== ember ==
==> flow/design.v <==
`timescale 1ns / 1ps
module IIR2nd#(
    parameter DW = 20,FW = 15
)(
    input clk,rst_n,en,
    input signed [DW-1:0] din,
    output logic signed[DW-1:0] dout,
    input [31:0]index
);
    localparam logic signed[DW-1:0] GAIN =41;
    function automatic logic signed[DW-1:0] DEN(input [31:0] i);
        case (i)
        32'd0:  DEN = -65446;
        32'd1:  DEN = -65421;
        32'd2:  DEN = -65381;
        32'd3:  DEN = -65325;
        32'd4:  DEN = -65252;
        32'd5:  DEN = -65163;
        32'd6:  DEN = -65058;
        32'd7:  DEN = -64938;
        32'd8:  DEN = -64801;
        32'd9:  DEN = -64648;
        32'd10: DEN = -64479;
        32'd11: DEN = -64294;
        32'd12: DEN = -64094;
        32'd13: DEN = -63877;
        32'd14: DEN = -63645;
        32'd15: DEN = -63397;
        32'd16: DEN = -63134;
        32'd17: DEN = -62855;
        32'd18: DEN = -62560;
        32'd19: DEN = -62250;
        default: DEN = 0;
        endcase
    endfunction
    localparam logic signed [DW-1:0] NUM0 = 32768, NUM1 = 0, NUM2 = -32768;
    wire signed [DW-1:0] n0;
    wire signed [DW-1:0] n1;
    wire signed [DW-1:0] n2;
    wire signed [DW-1:0] d1;
    wire signed [DW-1:0] d2;
    wire signed [DW-1:0] g ;
    assign    n0      = (NUM0);
    assign    n1     = (NUM1);
    assign    n2     = (NUM2);
    assign    d1     = (DEN(index));
    assign    d2     = (32686);
    assign    g      = (GAIN);
    logic signed [DW-1:0]   z1,z0;
    wire signed [DW-1:0] pn0;
    wire signed [DW-1:0] pn1;
    wire signed [DW-1:0] pn2;
    wire signed [DW-1:0] o ;
    wire signed [DW-1:0] pd1;
    wire signed [DW-1:0] pd2;
    assign        pn0    = 
    (((DW-FW)+(DW-FW)+(FW)+(FW))'(din)*((DW-FW)+(DW-FW)+(FW)+(FW))'(n0))>>>((FW)+(FW)-(FW));
    assign        pn1    = 
    (((DW-FW)+(DW-FW)+(FW)+(FW))'(din)*((DW-FW)+(DW-FW)+(FW)+(FW))'(n1))>>>((FW)+(FW)-(FW));
    assign        pn2    = 
    (((DW-FW)+(DW-FW)+(FW)+(FW))'(din)*((DW-FW)+(DW-FW)+(FW)+(FW))'(n2))>>>((FW)+(FW)-(FW));
    assign        o     =z0 + pn0;
    assign        pd1    = 
    (((DW-FW)+(DW-FW)+(FW)+(FW))'(o)*((DW-FW)+(DW-FW)+(FW)+(FW))'(d1))>>>((FW)+(FW)-(FW));
    assign        pd2    = 
    (((DW-FW)+(DW-FW)+(FW)+(FW))'(o)*((DW-FW)+(DW-FW)+(FW)+(FW))'(d2))>>>((FW)+(FW)-(FW));
    always_ff @( posedge clk ) begin 
        if(!rst_n) begin
            z0<=0; z1<=0;dout<=0;
        end else begin
            z0<=pn1 + z1 - pd1;
            z1<=pn2 - pd2;
            dout<=
    (((DW-FW)+(DW-FW)+(FW)+(FW))'(o)*((DW-FW)+(DW-FW)+(FW)+(FW))'(g))>>>((FW)+(FW)-(FW));
        end
    end
endmodule
module IIR#(
    parameter DW = 16,EW = 4
)(
    input clk,rst_n,en,
    input signed [DW-1:0] din,
    output logic signed [DW-1:0] dout,
    input [31:0]index,
    output logic signed [DW+EW-1:0] dout_W
    );
    localparam W = DW + EW;
    logic signed [W-1:0] din_W;
    assign din_W = din;
    assign dout = dout_W;
    IIR2nd #(W,DW-1)IIR2nd_inst(
    clk,rst_n,en, din_W, dout_W,index
        );
endmodule
`timescale 1ns / 1ps
module IIR_v#(
    parameter DW = 16,FW = 15
)(
    input clk,rst_n,en,
    input signed [DW-1:0] din,
    output wire signed [DW-1:0] dout,
    input [31:0]index,
    output wire signed [DW+FW-1:0] dout_W
    );
    IIR#(
        DW,FW
    )IIR_inst(
        clk,rst_n,en,din,dout,index,dout_W
    );
endmodule
Settings: LEC_CHECK=0, CAP_MARGIN=20, CORE_MARGIN=2, CORE_UTILIZATION=72, CTS_CLUSTER_SIZE=29, PLACE_DENSITY_LB_ADDON=0.0, SETUP_SLACK_MARGIN=1.84, SLEW_MARGIN=20, TNS_END_PERCENT=5; clock period 7.43 ns.
run.sh (not shown) runs the stock make flow with config.mk's settings and CLKGATE_MAP_FILE=.
In the summary table, ember is marked failed, with error GRT-0116 raised in 5_1_grt.
Setup changes, ember to garnet
Settings: a deleted TNS_END_PERCENT that had been 5; a deleted CTS_CLUSTER_SIZE that had been 29; a deleted SETUP_SLACK_MARGIN that had been 1.84; a deleted PLACE_DENSITY_LB_ADDON that had been 0.0; a change of CORE_UTILIZATION from 72 to 25; a change of the clock period (ns, I/O delays scaled along) from 7.43 to 17.4.
Results
garnet against ember: row count went up 60; core box area saw an increase; effective utilization at floorplan went down 48 points.
Between garnet and ember, the die size is higher for garnet.
On worst-case setup slack after placement, ember loses to garnet.
As far as number of buffers added by the clock tree synthesis step goes, ember and garnet are indistinguishable; the numbers are identical.
garnet: done, clean on timing, DRC and antenna
Changes in indigo relative to garnet:
Settings: CTS_CLUSTER_SIZE: unset -> 48; CORE_UTILIZATION: 25 -> 71; CTS_CLUSTER_DIAMETER: unset -> 235; the clock period (ns, I/O delays scaled along): 17.4 -> 12.5.
==> results <==
The layout from indigo, despite a flow that completed every stage, fails the layout checks, with the failing checks listed as negative setup slack. garnet → indigo: number of cells traversed by the worst register-to-register path has increased, area of all placed cells without fillers went up by 0.0073 mm2, final setup slack of the worst path has decreased, multi-input combinational area share saw a decrease.
Input-level comparison between harbor and indigo:
Settings: CTS_CLUSTER_SIZE no longer set, was 48; CTS_CLUSTER_DIAMETER no longer set, was 235; CORE_UTILIZATION now 34, was 71; the clock period (ns, I/O delays scaled along) now 13.4, was 12.5.
Notes after the runs:
In indigo the implementation ran to completion but is not tape-out ready, as the final checks report negative setup slack.
harbor did not stop at any stage, and its layout met the timing, DRC and antenna checks.
harbor ended up with a higher cell count than indigo did.
harbor against indigo: portion of the layout cell area used by clock cells barely changed, share of the clock period used by the worst path after layout dropped 14 points.
